## md5_crack
module md5_crack(
  input          clk,
  input          reset_n,
  input          in_valid,
  output         in_ready,
  input  [63:0]  guess,
  output         out_valid,
  output [127:0] digest,
  output         cracked
);
For scale: ~4300 cells after synthesis, roughly 200 I/O pins, roughly 0.033 sq mm of cells after synthesis.
clock: 6.04 ns
lec_check: 0
cap_margin: 35
cell_pad_in_sites_detail_placement: 2
core_margin: 8
core_utilization: 37
cts_cluster_diameter: 263
max_routing_layer: met4
min_routing_layer: met2
place_density_lb_addon: 0.09
setup_slack_margin: 1.51
slew_margin: 25
tns_end_percent: 65
run.sh (not shown) runs the stock make flow with config.mk's settings and CLKGATE_MAP_FILE=.
The starting point died in clock tree synthesis (4_1_cts) on DPL-0033.
Change:
- CAP_MARGIN: 35 -> 20
- CELL_PAD_IN_SITES_DETAIL_PLACEMENT: 2 -> default
- CORE_MARGIN: 8 -> 2
- CORE_UTILIZATION: 37 -> 41
- CTS_CLUSTER_DIAMETER: 263 -> default
- MAX_ROUTING_LAYER: met4 -> default
- MIN_ROUTING_LAYER: met2 -> default
- PLACE_DENSITY_LB_ADDON: 0.09 -> default
- SETUP_SLACK_MARGIN: 1.51 -> default
- SLEW_MARGIN: 25 -> 20
- TNS_END_PERCENT: 65 -> default
- clock period: 6.04 -> 9.81 ns (I/O delays scaled with it)
What happened: The new run produced a clean layout; area after synthesis stays the same; synthesized cell count stays the same; die area is lower by 16%.
Change:
- CORE_UTILIZATION: 41 -> 68
- clock period: 9.81 -> 14.0 ns (I/O delays scaled with it)
=>
- die size decreases by 39%
- synthesized area is unchanged
- cell area goes down by 11%
- sequential share of layout area grows by 2.9 points
- clock power goes down by 41%
- wire length came out lower by 13%
- core utilization is higher by 24 points
- count of clock-buffer cells in the layout rises by 7
- setup slack gets better by 0.83 ns
- power falls by 45%
- critical path depth came out higher by 5

## oak
The RTL this note starts from:
==> flow/design.v <==
`timescale 1ns / 1ps
module mmd5(
  input clk,
  input reset,
  input [63:0]guess,
  input [6:0]itr,
  input [4:0] r,
  input [31:0] k,
  output cracked,
  output [127:0] digest
);
wire [0:127] passwd_hash = 128'hE8CD0953ABDFDE433DFEC7FAA70DF7F6;
reg [0:127] md5_guess;
assign cracked = (md5_guess==passwd_hash);
assign digest = md5_guess;
reg [31:0]a; 
reg [31:0]b; 
reg [31:0]c; 
reg [31:0]d; 
reg [6:0] nextitr;
reg [31:0]f;
reg [31:0]g;
wire [31:0]w[1:0];
assign w[0]={
  guess[39:32],
  guess[47:40],
  guess[55:48],
  guess[63:56]
};
assign w[1]={
  guess[7:0],
  guess[15:8],
  guess[23:16],
  guess[31:24]
};
function [31:0]leftrotate;
  input [31:0]x;
  input [4:0] c;
  begin
    leftrotate=((x) << (c)) | ((x) >> (32 - (c)));
  end
endfunction
integer j;
always @(posedge clk ) begin
  if(~reset)begin
  md5_guess<=0;
  nextitr <= 1;
  a<=32'h67452301;
  b<=32'hefcdab89;
  c<=32'h98badcfe;
  d<=32'h10325476;
  end
  else if(itr==nextitr)begin
    if(itr<=67)nextitr<=itr+1;
    else nextitr<=0;
    if(itr==0)begin
      a<=32'h67452301;
      b<=32'hefcdab89;
      c<=32'h98badcfe;
      d<=32'h10325476;
    end
    else if(itr>0 && itr<65)begin
      if(itr<=16)begin
        f = (b & c) | ((~b) & d);
        g = itr-1;
      end
      else if(itr<=32)begin
        f = (d & b) | ((~d) & c);
        g = (5*(itr-1)+1 ) & 32'd15;
      end
      else if(itr<=48)begin
        f = b ^ c ^ d;
        g = (3*(itr-1) +5) & 32'd15;
      end
      else if(itr<=64)begin
        f = c ^ (b | (~d));
        g = (7*(itr-1)) & 32'd15;
      end
      d <= c;
      c <= b;
      b <= b + leftrotate((a + f + k + ((g<=1)? w[g]:((g==2)? 128 : ((g==14)? 32'd64:0)))), r); 
      a <= d;
    end 
    if( itr == 65 )begin
      a<= 32'h67452301 + a;
      b<= 32'hefcdab89 + b;
      c<= 32'h98badcfe + c;
      d<= 32'h10325476 + d;
    end 
    if( itr == 66 )begin
      for( j = 0 ; j < 4 ; j = j+1 )begin
        md5_guess[8*(j+0)+:8]<=a[8*j+:8];
        md5_guess[8*(j+4)+:8]<=b[8*j+:8];
        md5_guess[8*(j+8)+:8]<=c[8*j+:8];
        md5_guess[8*(j+12)+:8]<=d[8*j+:8];
      end
    end 
  end
end
endmodule
module md5_crack(
  input          clk,
  input          reset_n,
  input          in_valid,
  output         in_ready,
  input  [63:0]  guess,
  output         out_valid,
  output [127:0] digest,
  output         cracked
);
reg  [6:0]  itr;
reg         busy;
reg  [63:0] guess_q;
wire [5:0]  ridx = (itr>0 && itr<65)? itr-1:63;
function [31:0] kconst;
  input [5:0] i;
  begin
    case (i)
      6'd0: kconst = 32'hd76aa478;
      6'd1: kconst = 32'he8c7b756;
      6'd2: kconst = 32'h242070db;
      6'd3: kconst = 32'hc1bdceee;
      6'd4: kconst = 32'hf57c0faf;
      6'd5: kconst = 32'h4787c62a;
      6'd6: kconst = 32'ha8304613;
      6'd7: kconst = 32'hfd469501;
      6'd8: kconst = 32'h698098d8;
      6'd9: kconst = 32'h8b44f7af;
      6'd10: kconst = 32'hffff5bb1;
      6'd11: kconst = 32'h895cd7be;
      6'd12: kconst = 32'h6b901122;
      6'd13: kconst = 32'hfd987193;
      6'd14: kconst = 32'ha679438e;
      6'd15: kconst = 32'h49b40821;
      6'd16: kconst = 32'hf61e2562;
      6'd17: kconst = 32'hc040b340;
      6'd18: kconst = 32'h265e5a51;
      6'd19: kconst = 32'he9b6c7aa;
      6'd20: kconst = 32'hd62f105d;
      6'd21: kconst = 32'h02441453;
      6'd22: kconst = 32'hd8a1e681;
      6'd23: kconst = 32'he7d3fbc8;
      6'd24: kconst = 32'h21e1cde6;
      6'd25: kconst = 32'hc33707d6;
      6'd26: kconst = 32'hf4d50d87;
      6'd27: kconst = 32'h455a14ed;
      6'd28: kconst = 32'ha9e3e905;
      6'd29: kconst = 32'hfcefa3f8;
      6'd30: kconst = 32'h676f02d9;
      6'd31: kconst = 32'h8d2a4c8a;
      6'd32: kconst = 32'hfffa3942;
      6'd33: kconst = 32'h8771f681;
      6'd34: kconst = 32'h6d9d6122;
      6'd35: kconst = 32'hfde5380c;
      6'd36: kconst = 32'ha4beea44;
      6'd37: kconst = 32'h4bdecfa9;
      6'd38: kconst = 32'hf6bb4b60;
      6'd39: kconst = 32'hbebfbc70;
      6'd40: kconst = 32'h289b7ec6;
      6'd41: kconst = 32'heaa127fa;
      6'd42: kconst = 32'hd4ef3085;
      6'd43: kconst = 32'h04881d05;
      6'd44: kconst = 32'hd9d4d039;
      6'd45: kconst = 32'he6db99e5;
      6'd46: kconst = 32'h1fa27cf8;
      6'd47: kconst = 32'hc4ac5665;
      6'd48: kconst = 32'hf4292244;
      6'd49: kconst = 32'h432aff97;
      6'd50: kconst = 32'hab9423a7;
      6'd51: kconst = 32'hfc93a039;
      6'd52: kconst = 32'h655b59c3;
      6'd53: kconst = 32'h8f0ccc92;
      6'd54: kconst = 32'hffeff47d;
      6'd55: kconst = 32'h85845dd1;
      6'd56: kconst = 32'h6fa87e4f;
      6'd57: kconst = 32'hfe2ce6e0;
      6'd58: kconst = 32'ha3014314;
      6'd59: kconst = 32'h4e0811a1;
      6'd60: kconst = 32'hf7537e82;
      6'd61: kconst = 32'hbd3af235;
      6'd62: kconst = 32'h2ad7d2bb;
      6'd63: kconst = 32'heb86d391;
      default: kconst = 32'h0;
    endcase
  end
endfunction
function [4:0] rconst;
  input [5:0] i;
  begin
    case (i)
      6'd0: rconst = 5'd7;
      6'd1: rconst = 5'd12;
      6'd2: rconst = 5'd17;
      6'd3: rconst = 5'd22;
      6'd4: rconst = 5'd7;
      6'd5: rconst = 5'd12;
      6'd6: rconst = 5'd17;
      6'd7: rconst = 5'd22;
      6'd8: rconst = 5'd7;
      6'd9: rconst = 5'd12;
      6'd10: rconst = 5'd17;
      6'd11: rconst = 5'd22;
      6'd12: rconst = 5'd7;
      6'd13: rconst = 5'd12;
      6'd14: rconst = 5'd17;
      6'd15: rconst = 5'd22;
      6'd16: rconst = 5'd5;
      6'd17: rconst = 5'd9;
      6'd18: rconst = 5'd14;
      6'd19: rconst = 5'd20;
      6'd20: rconst = 5'd5;
      6'd21: rconst = 5'd9;
      6'd22: rconst = 5'd14;
      6'd23: rconst = 5'd20;
      6'd24: rconst = 5'd5;
      6'd25: rconst = 5'd9;
      6'd26: rconst = 5'd14;
      6'd27: rconst = 5'd20;
      6'd28: rconst = 5'd5;
      6'd29: rconst = 5'd9;
      6'd30: rconst = 5'd14;
      6'd31: rconst = 5'd20;
      6'd32: rconst = 5'd4;
      6'd33: rconst = 5'd11;
      6'd34: rconst = 5'd16;
      6'd35: rconst = 5'd23;
      6'd36: rconst = 5'd4;
      6'd37: rconst = 5'd11;
      6'd38: rconst = 5'd16;
      6'd39: rconst = 5'd23;
      6'd40: rconst = 5'd4;
      6'd41: rconst = 5'd11;
      6'd42: rconst = 5'd16;
      6'd43: rconst = 5'd23;
      6'd44: rconst = 5'd4;
      6'd45: rconst = 5'd11;
      6'd46: rconst = 5'd16;
      6'd47: rconst = 5'd23;
      6'd48: rconst = 5'd6;
      6'd49: rconst = 5'd10;
      6'd50: rconst = 5'd15;
      6'd51: rconst = 5'd21;
      6'd52: rconst = 5'd6;
      6'd53: rconst = 5'd10;
      6'd54: rconst = 5'd15;
      6'd55: rconst = 5'd21;
      6'd56: rconst = 5'd6;
      6'd57: rconst = 5'd10;
      6'd58: rconst = 5'd15;
      6'd59: rconst = 5'd21;
      6'd60: rconst = 5'd6;
      6'd61: rconst = 5'd10;
      6'd62: rconst = 5'd15;
      6'd63: rconst = 5'd21;
      default: rconst = 5'd0;
    endcase
  end
endfunction
wire [4:0]  rchoose = rconst(ridx);
wire [31:0] kchoose = kconst(ridx);
assign in_ready  = ~busy | (itr==68);
assign out_valid = busy & (itr==67);
always @(posedge clk) begin
  if (~reset_n) begin
    busy <= 0;
    itr  <= 68;
  end
  else if (in_valid && in_ready) begin
    busy    <= 1;
    itr     <= 0;
    guess_q <= guess;
  end
  else if (busy) begin
    if (itr==68) busy <= 0;
    else itr <= itr+1;
  end
end
mmd5 cracker(
  .clk(clk),
  .reset(reset_n),
  .guess(guess_q),
  .itr(itr),
  .r(rchoose),
  .k(kchoose),
  .cracked(cracked),
  .digest(digest)
);
endmodule
export LEC_CHECK = 0
export ABC_AREA = 1
export CAP_MARGIN = 20
export CELL_PAD_IN_SITES_DETAIL_PLACEMENT = 1
export CELL_PAD_IN_SITES_GLOBAL_PLACEMENT = 3
export CORE_MARGIN = 2
export CORE_UTILIZATION = 56
export CTS_CLUSTER_SIZE = 90
export HOLD_SLACK_MARGIN = 0.26
export MIN_ROUTING_LAYER = met2
export PLACE_DENSITY_LB_ADDON = 0.2
export SETUP_SLACK_MARGIN = 1.59
export SLEW_MARGIN = 20
create_clock -name core_clock -period 16.9 [get_ports {clk}]
oak: it failed during 3_1_place_gp_skip_io, and the tool reported FLW-0024.
### oak -> pine
- clearing ABC_AREA, which used to be 1
- swapping 56 for 59 in CORE_UTILIZATION
- clearing HOLD_SLACK_MARGIN, which used to be 0.26
- clearing CELL_PAD_IN_SITES_DETAIL_PLACEMENT, which used to be 1
- clearing PLACE_DENSITY_LB_ADDON, which used to be 0.2
- swapping 1.59 for 2.08 in SETUP_SLACK_MARGIN
- clearing MIN_ROUTING_LAYER, which used to be met2
- clearing CELL_PAD_IN_SITES_GLOBAL_PLACEMENT, which used to be 3
- clearing CTS_CLUSTER_SIZE, which used to be 90
- swapping 16.9 for 7.21 in the clock period (ns, I/O delays scaled along)
[summary]
- To summarise pine: no stage aborted, but the layout did not pass its checks, failing on negative setup slack.
- pine against oak: parity-gate share of the synthesized area counting xor and xnor cells went up by 1.6 points; synthesized instance count went down by 7.5%; vertical extent of the die went down by 3.0 µm.
Inputs modified between pine and birch:
- putting HOLD_SLACK_MARGIN at 0.3 where nothing was set
- swapping 2.08 for 1.24 in SETUP_SLACK_MARGIN
- putting MAX_ROUTING_LAYER at met4 where nothing was set
- putting CTS_CLUSTER_SIZE at 25 where nothing was set
- swapping 59 for 71 in CORE_UTILIZATION
- swapping 7.21 for 9.01 in the clock period (ns, I/O delays scaled along)
Results
- The log for birch ends in 5_1_grt with error GRT-0116, so the run never completed.
- For placed wire-length estimate after detailed placement, dividing the value from birch by the value from pine gives 0.859.
- For post-CTS setup buffer count, dividing the value from pine by the value from birch gives 0.58.
- The final weighted congestion in routability-driven placement in birch is 1.16 times that in pine.
- Row total CTS buffers: birch lower / pine higher
> inputs changed (birch -> maple)
- swapping 71 for 40 in CORE_UTILIZATION
- clearing MAX_ROUTING_LAYER, which used to be met4
- clearing CTS_CLUSTER_SIZE, which used to be 25
- putting GPL_TIMING_DRIVEN at 0 where nothing was set
- clearing HOLD_SLACK_MARGIN, which used to be 0.3
- swapping 1.24 for -0.44 in SETUP_SLACK_MARGIN
- swapping 9.01 for 10.0 in the clock period (ns, I/O delays scaled along)
==> results <==
- maple: all stages done; final checks FAILED (negative setup slack).
- Die area: maple vs birch up about 80%
- From maple to birch, compound-cell area share of the yosys netlist did not move at all.
- Cmp maple and birch / die span in y / higher: maple
- Synthesized cell count: birch vs maple identical
- When the final numbers for maple and birch were put side by side, the number of buffers created by CTS turned out to be smaller in birch.
For cedar, these inputs were changed with respect to maple:
- an added CORE_ASPECT_RATIO of 0.91
- an added MAX_ROUTING_LAYER of met4
- a deleted GPL_TIMING_DRIVEN that had been 0
- a deleted SETUP_SLACK_MARGIN that had been -0.44
- an added ABC_AREA of 1
Findings:
- Per the final summary, cedar finished and its layout is clean on timing, DRC and antenna.
- Measured against each other, cedar and maple differ in register-to-register slack, the higher figure coming from cedar.
- Higher sequential fraction of design power among cedar and maple: cedar
- Required time at the endpoint of the critical path in cedar is 0.09 ns above maple.
- In cedar, the detailed-routing wirelength on met1 came out about 20% below the value in maple.
- cedar ended up with a lower post-CTS setup buffer count than maple did.
- met5 as the highest routing layer actually used was reported by maple, and met4 by cedar.
- Between maple and cedar, the area occupied by registers figures differ only marginally.
- cedar vs maple — total power dropped 3200 µW.
- The run showing the greater number of rows created at floorplan is maple.
- Of the two values seen for most used routing layer in global routing, met1 was produced by maple and met2 by cedar.
No activity file was given, so power comes from the tool's default toggle rates.
